## JK
## axis_matmul2x2
module axis_matmul2x2(
    input                       clk             ,
    input                       rst             ,
    input                       s_axis_tvalid   ,
    input     [31 : 0]          s_axis_tdata    ,
    input                       s_axis_tlast    ,
    output                      s_axis_tready   ,
    output                      m_axis_tvalid   ,
    output    [31 : 0]          m_axis_tdata    ,
    output                      m_axis_tlast    ,
    input                       m_axis_tready   
);
    wire [3:0]  io_in_a_0;
    wire [3:0]  io_in_a_1;
    wire [3:0]  io_in_b_0;
    wire [3:0]  io_in_b_1;
    wire [15:0] io_out_c_0;
    wire [15:0] io_out_c_1;
    assign io_in_a_0 = s_axis_tdata[00+:4];
    assign io_in_a_1 = s_axis_tdata[08+:4];
    assign io_in_b_0 = s_axis_tdata[16+:4];
    assign io_in_b_1 = s_axis_tdata[24+:4];
    assign m_axis_tdata = {io_out_c_1,io_out_c_0};
    assign m_axis_tlast = m_axis_tvalid;
    top u_top(
        .clock        (clk              ),
        .reset        (rst              ),
        .io_in_valid  (s_axis_tvalid    ),
        .io_out_ready (s_axis_tready    ),
        .io_in_a_0    (io_in_a_0        ),
        .io_in_a_1    (io_in_a_1        ),
        .io_in_b_0    (io_in_b_0        ),
        .io_in_b_1    (io_in_b_1        ),
        .io_in_c_0    (16'b0            ),
  ...
For scale: ~290 flip-flops, about 14000 um^2 of cells after synthesis.
export LEC_CHECK = 0
export ABC_AREA = 0
export CAP_MARGIN = 20
export CELL_PAD_IN_SITES_GLOBAL_PLACEMENT = 3
export CORE_ASPECT_RATIO = 1.29
export CORE_MARGIN = 7
export CORE_UTILIZATION = 52
export CTS_CLUSTER_DIAMETER = 57
export CTS_CLUSTER_SIZE = 22
export HOLD_SLACK_MARGIN = 0.07
export PLACE_DENSITY = 0.47
export SETUP_SLACK_MARGIN = -0.44
export SLEW_MARGIN = 10
create_clock -name core_clock -period 7.41 [get_ports {clk}]
run.sh (not shown) runs the stock make flow with config.mk's settings and CLKGATE_MAP_FILE=.
JK | ERROR | global placement without I/O
What MS does differently from JK at the input level:
Settings: SETUP_SLACK_MARGIN no longer set, was -0.44; the clock period (ns, I/O delays scaled along) now 10.0, was 7.41.
### Flow results
MS did not make it past global placement without I/O, where a tool error ended it. As far as share of synthesized area occupied by flip-flops and latches goes, JK and MS are indistinguishable; the numbers are identical. Delta (MS minus JK): xor/xnor cell area share of the yosys netlist comparable, post-synthesis cell count comparable, post-synthesis mux area share comparable.
The following lists how AL was set up differently from MS:
Settings: a change of CORE_MARGIN from 7 to 2; a deleted HOLD_SLACK_MARGIN that had been 0.07; a deleted CTS_CLUSTER_DIAMETER that had been 57; a deleted ABC_AREA that had been 0; a deleted CTS_CLUSTER_SIZE that had been 22; a deleted PLACE_DENSITY that had been 0.47; a change of CORE_UTILIZATION from 52 to 10; a deleted CORE_ASPECT_RATIO that had been 1.29; a change of SLEW_MARGIN from 10 to 20; a deleted CELL_PAD_IN_SITES_GLOBAL_PLACEMENT that had been 3; a change of the clock period (ns, I/O delays scaled along) from 10.0 to 9.59.
## What came out
Of MS and AL, only AL finishes the flow clean.
Die area | AL > MS
Going from MS to AL, initial cell density of the core decreased 43 points, number of rows in the core area picked up an extra 70, height of the die +about 90%.
Status: post-synthesis instance total parity (MS, AL)
--- input diff AL..TR ---
Settings: CORE_UTILIZATION: 10 -> 40; the clock period (ns, I/O delays scaled along): 9.59 -> 7.16.
--- outcome ---
The lower global-route total usage across every layer of TR and AL is in AL. Between AL and TR, the flow reports die size decreasing by more than half. The number of CTS-inserted buffers number comes out lower for AL vs TR. Higher final worst-path cycle share was reported by TR, not AL. Final period demand of the worst path (lower): TR.
Relative to TR, the following input files were edited for PW:
Settings: putting CTS_CLUSTER_DIAMETER at 209 where nothing was set; swapping 40 for 66 in CORE_UTILIZATION; swapping 7.16 for 6.24 in the clock period (ns, I/O delays scaled along).
### Flow results
PW: placer's final routability congestion estimate 0.064 above TR
Although it ran to completion, PW produced a layout that fails the final checks because of setup timing.
TR finished end to end and its layout was clean on timing, DRC and antenna.
Compared with TR, in PW number of logic stages on the critical path including buffering decreased 1; routed via count increased 2.6%; cell area essentially unchanged; total power consumption of the routed design increased 13%.
PW against TR: number of tapcells shrank by about 40%; first-pass GRT wire length grew by 210 um.
PW against TR: final-layout worst hold slack roughly the same; routed wire length on met3 lost about 20%; relative contribution of combinational cells to total power shows an increase of 0.7 points; total detailed-routing wirelength rose about 1.6%.

Starting RTL as in the previous note.
make LEC_CHECK=0 CAP_MARGIN=20 CELL_PAD_IN_SITES_GLOBAL_PLACEMENT=1 CORE_MARGIN=2 CORE_UTILIZATION=47 PLACE_DENSITY=0.87 SLEW_MARGIN=20 TNS_END_PERCENT=85 finish   # period 7.83 ns
Rerun with:
Settings changed: CELL_PAD_IN_SITES_GLOBAL_PLACEMENT 1 to unset, CORE_UTILIZATION 47 to 65, PLACE_DENSITY 0.87 to unset, TNS_END_PERCENT 85 to unset.
Clock period 7.83 ns to 3.98 ns, I/O delays scaled along.
After rerunning: Now the flow completed and failed the layout checks on setup timing. Synthesized cell count is unchanged. First-iteration DRC count shrinks by 15%. Worst hold slack hardly moves. Cell area is higher by 3.3%. Worst setup slack loses 3.1 ns. Via count increases by 3.4%. Die size goes down by 27%. Core utilization rises by 24 points. Count of clock-buffer cells in the layout is lower by 2.

## job 4910
axis_matmul2x2 again, from the RTL that the note above started with.
clock: 4.47 ns
lec_check: 0
abc_area: 1
cap_margin: 20
core_margin: 2
core_utilization: 72
cts_cluster_size: 92
hold_slack_margin: 0.29
place_density_lb_addon: 0.19
slew_margin: 20
Finished, but not clean: job 4910, with setup timing.
Here is what was changed in the inputs of job 2936 compared with job 4910.
- a deleted HOLD_SLACK_MARGIN that had been 0.29
- a deleted CTS_CLUSTER_SIZE that had been 92
- a deleted ABC_AREA that had been 1
- a change of PLACE_DENSITY_LB_ADDON from 0.19 to 0.0
- a change of the clock period (ns, I/O delays scaled along) from 4.47 to 5.76
Findings:
- What the final checks of job 2936 revealed, after a flow that finished every stage, was a layout that fails on setup timing.
- [compare] base=job 4910 new=job 2936: end-of-flow core utilization flat, post-synthesis instance total down about 12%.
- Fraction of power consumed by the clock network: job 2936 < job 4910
- Job 4910 → job 2936: non-clock buffer count saw a decrease; die area up 2.3%.
- Per the comparison of job 2936 with job 4910, worst reg2reg path depth moved down; cell area after synthesis moved up.
- Looking at clock distribution power, job 2936 sits below job 4910.
- | clock skew | job 4910 vs job 2936 | ≈ equal |
- Diff job 4910 -> job 2936: chip area line of the yosys report went up by 330 µm²; area taken by flip-flops and latches now sits at about the same level.
diff inputs: job 2936 => job 7490
- CORE_UTILIZATION changed from 72 to 58
- PLACE_DENSITY_LB_ADDON removed (was 0.0)
- the clock period (ns, I/O delays scaled along) changed from 5.76 to 4.11
==> results <==
From the logs: job 7490 reached the end of the flow and failed the layout checks with setup timing.
Compared with job 2936, in job 7490 internal power contribution picked up an extra about 40%; post-synthesis cell type count neither gained nor lost much; floorplan-stage core utilization lost 15 points.
### job 7490 -> job 4234
- a change of CORE_UTILIZATION from 58 to 61
- an added SETUP_SLACK_MARGIN of 0.48
- an added CTS_CLUSTER_SIZE of 40
==> results <==
- Job 4234 vs. job 7490: share of power burned in combinational logic went up, global-route usage over all layers went up, peak ir drop on the vdd network went up.
- The flow for job 7490 finished, though final verification flagged setup timing.
- Although job 4234 finished all stages, its layout failed final checks on setup timing.
Relative to job 4234, the following input files were edited for job 288:
- removing SETUP_SLACK_MARGIN (formerly 0.48)
- removing CTS_CLUSTER_SIZE (formerly 40)
- changing CORE_UTILIZATION from 61 to 41
- changing the clock period (ns, I/O delays scaled along) from 4.11 to 7.16
Cell with the biggest individual delay on the critical path = sky130_fd_sc_hd__fa_1: job 288; cell with the biggest individual delay on the critical path = sky130_fd_sc_hd__fa_2: job 4234. In the tables for job 4234 and job 288, ratio of final minimum period to clock period reads lower with job 288. | sequential share of power | job 4234 vs job 288 | ≈ equal |. ~same final hold violation count in job 4234 and job 288. Die area (job 288 vs. job 4234) increases by more than a quarter. From job 288 to job 4234, async set or reset register ratio after synthesis did not move at all. Summary of job 4234 and job 288: one run falls short of a clean finish, namely job 4234. Job 4234 -> stages 100% | layout checks FAIL | setup timing.

## job 2822
Starting RTL as in the previous note.
clock: 10.7 ns
lec_check: 0
cap_margin: 5
cell_pad_in_sites_detail_placement: 0
cell_pad_in_sites_global_placement: 1
core_margin: 9
core_utilization: 27
cts_cluster_diameter: 307
gpl_routability_driven: 1
max_routing_layer: met5
min_routing_layer: met1
place_density_lb_addon: 0.24
setup_slack_margin: 1.18
slew_margin: 0
tns_end_percent: 95
Job 2822: flow completed, timing, DRC and antenna clean
--- input diff job 2822..job 320 ---
Settings: swapping 0 for 2 in CELL_PAD_IN_SITES_DETAIL_PLACEMENT; swapping met1 for met2 in MIN_ROUTING_LAYER; putting HOLD_SLACK_MARGIN at 0.25 where nothing was set; clearing SETUP_SLACK_MARGIN, which used to be 1.18; swapping met5 for met4 in MAX_ROUTING_LAYER; swapping 9 for 2 in CORE_MARGIN.
### Flow results
Job 320 vs job 2822, routing layer with the top usage in global route: met3 vs met2
Looking at met2 track utilization from global routing, job 320 sits above job 2822.
Total routed wirelength (job 2822 / job 320): 0.839
Diff job 2822 -> job 320 | per-cell via count in the routed design | up by more than a quarter
What job 1175 does differently from job 320 at the input level:
Settings: HOLD_SLACK_MARGIN: 0.25 -> unset; CAP_MARGIN: 5 -> 30; CTS_CLUSTER_DIAMETER: 307 -> 340; PLACE_DENSITY: unset -> 0.64; CELL_PAD_IN_SITES_GLOBAL_PLACEMENT: 1 -> 0; PLACE_DENSITY_LB_ADDON: 0.24 -> unset; CELL_PAD_IN_SITES_DETAIL_PLACEMENT: 2 -> unset; TNS_END_PERCENT: 95 -> 90; SLEW_MARGIN: 0 -> 30; the clock period (ns, I/O delays scaled along): 10.7 -> 5.07.
==> comparison <==
Number of cell instances on the worst register-to-register path in job 1175 is 1 below job 320.
Re cell count along the critical path: job 1175 and job 320 aren't equal, and the higher value belongs to job 320.
Diff job 320 -> job 1175: part of the total power dissipated in combinational logic went up, post-detailed-route DRC marker count did not really move.
| job 1175 | all stages done | FAIL | setup timing |
[inputs] job 1998 vs job 1175
Settings: CELL_PAD_IN_SITES_DETAIL_PLACEMENT: unset -> 2; SETUP_SLACK_MARGIN: unset -> 2.55; PLACE_DENSITY_LB_ADDON: unset -> 0.02; TNS_END_PERCENT: 90 -> 95; CTS_CLUSTER_DIAMETER: 340 -> 307; PLACE_DENSITY: 0.64 -> unset; SLEW_MARGIN: 30 -> 25; the clock period (ns, I/O delays scaled along): 5.07 -> 10.7.
==> comparison <==
Job 1998: all stages complete, timing, DRC and antenna checks passed. Hold violation count in the final report: job 1175 vs job 1998 identical. Diff job 1175 -> job 1998: count of multi-input combinational gates stayed essentially flat, global-route wire length before repair rose by 23%.
Setup changes, job 1998 to job 4021
Settings: a deleted TNS_END_PERCENT that had been 95; a deleted CELL_PAD_IN_SITES_DETAIL_PLACEMENT that had been 2; a deleted CTS_CLUSTER_DIAMETER that had been 307; a deleted PLACE_DENSITY_LB_ADDON that had been 0.02; a deleted GPL_ROUTABILITY_DRIVEN that had been 1; a deleted CELL_PAD_IN_SITES_GLOBAL_PLACEMENT that had been 0; a deleted MIN_ROUTING_LAYER that had been met2; a deleted MAX_ROUTING_LAYER that had been met4; a change of CAP_MARGIN from 30 to 20; a deleted SETUP_SLACK_MARGIN that had been 2.55; a change of SLEW_MARGIN from 25 to 20; a change of CORE_UTILIZATION from 27 to 40; a change of the clock period (ns, I/O delays scaled along) from 10.7 to 7.65.
### Flow results
- STATUS maximum operating frequency: job 4021 wins against job 1998
- Clock network area share, job 1998 and job 4021, lower one = job 4021.
- Between job 1998 and job 4021, the worst-case hold slack does not differ in any meaningful way.
No activity file was given, so power comes from the tool's default toggle rates.
